## v35
## datapath
module datapath(output [6:0] display, days, output [3:0] segment, output am, pm, dblink, Sound, Vcc_out, input Next, Up, SetTime, SetAlarm, Snooze, Stop, Mute, Clr, Clk_sys);
clock: 4.68 ns
lec_check: 0
cap_margin: 15
core_margin: 2
core_utilization: 72
place_density_lb_addon: 0.0
setup_slack_margin: 1.37
slew_margin: 20
run.sh (not shown) runs the stock make flow with config.mk's settings and CLKGATE_MAP_FILE=.
#### Input delta (v15 over v35)
diff --git a/flow/config.mk b/flow/config.mk
--- a/flow/config.mk
+++ b/flow/config.mk
@@ -10,0 +11,2 @@
+export CTS_CLUSTER_DIAMETER = 389
+export CTS_CLUSTER_SIZE = 18
@@ -12 +14 @@
-export SETUP_SLACK_MARGIN = 1.37
+export SETUP_SLACK_MARGIN = 1.2
### Flow results
- Summary — via count, v15 relative to v35: lower, by about 2.2%.
- Comparing v15 and v35, the higher minimum setup slack in the final design was measured on v15.
- Against v35, clock period minus worst slack in v15 came out better.
- Combinational fraction of design power: v15 vs v35 up 1.7 points
- As of v15, average wire per cell in the routed design had fallen by a few percent compared to v35.
- v15 reports a lower total power than v35 does.
- Looking at number of buffer and inverter stages on the critical path, v15 sits 2 higher than v35 does.
- Wire: v15 routes less than v35
- As far as layout sequential cell count goes, v35 and v15 are indistinguishable; the numbers are identical.
- v15 ends up with a post-route cell area that is 3.6% lower than in v35.
--- input diff v15..v28 ---
diff --git a/flow/config.mk b/flow/config.mk
--- a/flow/config.mk
+++ b/flow/config.mk
@@ -8 +8,2 @@
-export CAP_MARGIN = 15
+export CAP_MARGIN = 40
+export CORE_ASPECT_RATIO = 0.87
@@ -11,2 +12,2 @@
-export CTS_CLUSTER_DIAMETER = 389
-export CTS_CLUSTER_SIZE = 18
+export CTS_CLUSTER_DIAMETER = 27
+export CTS_CLUSTER_SIZE = 17
@@ -14 +15 @@
-export SETUP_SLACK_MARGIN = 1.2
+export SETUP_SLACK_MARGIN = 1.35
==> results <==
As far as mux share of post-synthesis cell area goes, v28 and v15 are indistinguishable; the numbers are identical. For the width of the die, v28 came in 7.0% higher than v15 did. The run showing the smaller first-pass iteration count of the detailed router is v15. Delta (v28 minus v15): total non-filler cell area in the finished layout increased by about 9% relative to the old numbers, clock transition time at the flip-flop clock pins of the worst setup and hold paths decreased by 60 ps relative to the old numbers. Lower total power was reported by v15, not v28. The met3 wire length number comes out higher for v28 vs v15. Per the comparison of v28 with v15, worst hold slack decreased 5.5 ps, via-per-instance ratio increased about 6%, cell total after placement decreased 0.86%.
Input changes introduced in v39 (baseline for comparison: v28):
diff --git a/flow/config.mk b/flow/config.mk
--- a/flow/config.mk
+++ b/flow/config.mk
@@ -8,2 +8 @@
-export CAP_MARGIN = 40
-export CORE_ASPECT_RATIO = 0.87
+export CAP_MARGIN = 20
@@ -11,3 +10,3 @@
-export CORE_UTILIZATION = 72
-export CTS_CLUSTER_DIAMETER = 27
-export CTS_CLUSTER_SIZE = 17
+export CORE_UTILIZATION = 70
+export CTS_CLUSTER_DIAMETER = 366
+export CTS_CLUSTER_SIZE = 28
[summary]
- The worst setup slack after placement number comes out higher for v39 vs v28.
- Lower floorplan die area among v39 and v28: v28
- Row clock power share: v39 lower / v28 higher
- Diff v28..v39 | number of sinks driven by the clock tree | unchanged
Here is what was changed in the inputs of v37 compared with v39.
diff --git a/flow/config.mk b/flow/config.mk
--- a/flow/config.mk
+++ b/flow/config.mk
@@ -7,0 +8 @@
+export ABC_AREA = 1
@@ -8,0 +10 @@
+export CORE_ASPECT_RATIO = 1.42
@@ -10,5 +12,4 @@
-export CORE_UTILIZATION = 70
-export CTS_CLUSTER_DIAMETER = 366
-export CTS_CLUSTER_SIZE = 28
-export PLACE_DENSITY_LB_ADDON = 0.0
-export SETUP_SLACK_MARGIN = 1.35
+export CORE_UTILIZATION = 72
+export CTS_CLUSTER_SIZE = 10
+export PLACE_DENSITY_LB_ADDON = 0.17
+export SETUP_SLACK_MARGIN = 1.38
Results
- v37 finished every step from synthesis to the final layout, and the layout passed the timing, DRC and antenna checks.
- Power: v37 draws more than v39
- Synthesized-area fraction occupied by ao, oa, aoi and oai cells | v37 above v39
- Core utilization before placement in v37 vs v39: up 1.8 points
- Delta (v37 minus v39): design area has increased; met1 usage in global routing has increased; time the final worst path needs with I/O delays and setup has decreased.
- Compared with v39, v37 shows a global-route met2 utilization that is 12 points higher.

---

datapath again, from the RTL that the note above started with.
export LEC_CHECK = 0
export CAP_MARGIN = 5
export CELL_PAD_IN_SITES_DETAIL_PLACEMENT = 2
export CELL_PAD_IN_SITES_GLOBAL_PLACEMENT = 3
export CORE_ASPECT_RATIO = 1.43
export CORE_MARGIN = 8
export CORE_UTILIZATION = 61
export CTS_CLUSTER_DIAMETER = 349
export HOLD_SLACK_MARGIN = 0.24
export MAX_ROUTING_LAYER = met4
export MIN_ROUTING_LAYER = met2
export PLACE_DENSITY_LB_ADDON = 0.02
export SLEW_MARGIN = 30
export TNS_END_PERCENT = 70
create_clock -name core_clock -period 11.9 [get_ports {Clk_sys}]
The first run never finished: it broke off in 3_1_place_gp_skip_io.
Change:
ABC_AREA = 1   (was not set)
CAP_MARGIN = 20   (was 5)
CELL_PAD_IN_SITES_DETAIL_PLACEMENT = not set   (was 2)
CELL_PAD_IN_SITES_GLOBAL_PLACEMENT = not set   (was 3)
CORE_ASPECT_RATIO = not set   (was 1.43)
CORE_MARGIN = 2   (was 8)
CORE_UTILIZATION = 72   (was 61)
CTS_CLUSTER_DIAMETER = not set   (was 349)
HOLD_SLACK_MARGIN = not set   (was 0.24)
MAX_ROUTING_LAYER = not set   (was met4)
MIN_ROUTING_LAYER = not set   (was met2)
PLACE_DENSITY_LB_ADDON = not set   (was 0.02)
SLEW_MARGIN = 20   (was 30)
TNS_END_PERCENT = not set   (was 70)
clock period = 4.68 ns   (was 11.9 ns; I/O delays follow)
Effect: This time the run ran to the end with no violations; area after synthesis climbs by a few percent; die size goes down by a quarter to a third; synthesized cell count is higher by a quarter to a third.
Change:
ABC_AREA = not set   (was 1)
CAP_MARGIN = 0   (was 20)
CTS_CLUSTER_SIZE = 19   (was not set)
PLACE_DENSITY_LB_ADDON = 0.28   (was not set)
SETUP_SLACK_MARGIN = 1.13   (was not set)
Power came out lower by 3.6%.
Count of clock-buffer cells in the layout came out lower by 1.
Non-clock buffer count came out higher by 39.
Die size came out lower by 2.1%.
Area after synthesis came out lower by 2.2%.
Setup slack gets better by 130 ps.
Routed wire length came out lower by 7.8%.
Design area came out higher by 1.1%.
Change:
CAP_MARGIN = 40   (was 0)
CTS_CLUSTER_DIAMETER = 192   (was not set)
PLACE_DENSITY_LB_ADDON = 0.01   (was 0.28)
SETUP_SLACK_MARGIN = 1.2   (was 1.13)
Outcome:
- The changed run went through all stages and came out clean
- cell area drops by a few percent
- setup slack degrades by 94 ps
- area after synthesis is unchanged
- via count fell by a few percent
- wire length decreases by a few percent
- synthesized cell count is unchanged
- power decreases by roughly a tenth
- clock skew rises by 6.6 ps
- non-clock buffer count is higher by 5

---

## main
Starting RTL as in the previous note.
clock: 5.69 ns
lec_check: 0
abc_area: 1
cap_margin: 40
core_margin: 2
core_utilization: 71
cts_cluster_size: 13
hold_slack_margin: 0.28
place_density: 0.47
setup_slack_margin: -0.26
slew_margin: 20
Here is what was changed in the inputs of the feature branch compared with main.
# main
export LEC_CHECK = 0
export ABC_AREA = 1
export CAP_MARGIN = 40
export CORE_MARGIN = 2
export CORE_UTILIZATION = 71
export CTS_CLUSTER_SIZE = 13
export HOLD_SLACK_MARGIN = 0.28
export PLACE_DENSITY = 0.47
export SETUP_SLACK_MARGIN = -0.26
export SLEW_MARGIN = 20
create_clock -name core_clock -period 5.69 [get_ports {Clk_sys}]
# the feature branch
export LEC_CHECK = 0
export CAP_MARGIN = 20
export CORE_MARGIN = 2
export CORE_UTILIZATION = 65
export SLEW_MARGIN = 20
create_clock -name core_clock -period 5.47 [get_ports {Clk_sys}]
==> comparison <==
Area growth from synthesis to final layout is lower on the feature branch
Post-synthesis compound-gate area fraction on the feature branch is down relative to main.
Master of the slowest instance on the critical path = dfrtp_1: main; master of the slowest instance on the critical path = dfrtp_2: the feature branch
Comparing main and the feature branch, transition at the pin with the smallest max-transition slack is lower on main.

---

Starting RTL as in the previous note.
clock: 12.8 ns
lec_check: 0
abc_area: 0
cap_margin: 20
cell_pad_in_sites_detail_placement: 1
core_margin: 10
core_utilization: 34
cts_cluster_size: 83
gpl_routability_driven: 1
gpl_timing_driven: 0
hold_slack_margin: -0.05
max_routing_layer: met4
min_routing_layer: met2
place_density_lb_addon: 0.23
setup_slack_margin: 2.02
slew_margin: 40
tns_end_percent: 65
The first run went through all stages and came out clean.
Next try:
- ABC_AREA: 0 -> default
- CELL_PAD_IN_SITES_DETAIL_PLACEMENT: 1 -> default
- CORE_MARGIN: 10 -> 2
- CORE_UTILIZATION: 34 -> 70
- CTS_CLUSTER_SIZE: 83 -> default
- GPL_ROUTABILITY_DRIVEN: 1 -> default
- GPL_TIMING_DRIVEN: 0 -> default
- HOLD_SLACK_MARGIN: -0.05 -> default
- MAX_ROUTING_LAYER: met4 -> default
- MIN_ROUTING_LAYER: met2 -> default
- PLACE_DENSITY_LB_ADDON: 0.23 -> default
- SETUP_SLACK_MARGIN: 2.02 -> 1.23
- SLEW_MARGIN: 40 -> 20
- TNS_END_PERCENT: 65 -> default
- clock period: 12.8 -> 4.69 ns (I/O delays scaled with it)
The changed run completed with no timing, DRC or antenna violations.
Clock-buffer cell count fell by 6.
Routed wire length fell by 28%.
Hold slack loses 42 ps.
Global-route usage rose by 2.7 points.
Next try:
- CORE_UTILIZATION: 70 -> 58
- SETUP_SLACK_MARGIN: 1.23 -> default
- clock period: 4.69 -> 8.42 ns (I/O delays scaled with it)
Result: Final area decreases by 3.4%; setup slack improved by 1700 ps; via count decreases by 7.1%; critical path depth is unchanged; non-clock buffer count decreases by 42.
Next try:
- CORE_UTILIZATION: 58 -> 66
- CTS_CLUSTER_SIZE: default -> 28
- clock period: 8.42 -> 10.1 ns (I/O delays scaled with it)
Area after synthesis is unchanged.
Combinational power fell by 18%.
Clock skew barely changes.
Register-to-register slack improves by 1200 ps.
Routed wire length stays flat.
Via count rose by 2.7%.
Count of clock-buffer cells in the layout fell by 5.
Utilization rose by 8.4 points.
Global-route usage rose by 4.0 points.
Next try:
- CORE_UTILIZATION: 66 -> 40
- CTS_CLUSTER_SIZE: 28 -> default
- SETUP_SLACK_MARGIN: default -> 2.18
- clock period: 10.1 -> 8.42 ns (I/O delays scaled with it)
Effect:
- The new run produced a clean layout
- clock skew goes down by 5.4 ps
- setup slack got worse by 1100 ps
- utilization goes down by 28 points
- flip-flop count is unchanged
Next try:
- CORE_UTILIZATION: 40 -> 66
- SETUP_SLACK_MARGIN: 2.18 -> default
- clock period: 8.42 -> 13.4 ns (I/O delays scaled with it)
Setup slack improves by 3700 ps; cell count came out lower by about 9%; sequential share of layout area climbs by 0.43 points; utilization increases by 28 points; routed wire length came out lower by about 1.7%; area after synthesis stays the same; clock-buffer cell count decreases by 4; power shrinks by about 36%; worst hold slack is worse by 3.4 ps; clock power fell by 33%; global-route usage grows by 13 points.
Power figures rest on the tool's default switching activity, not on a simulated workload.
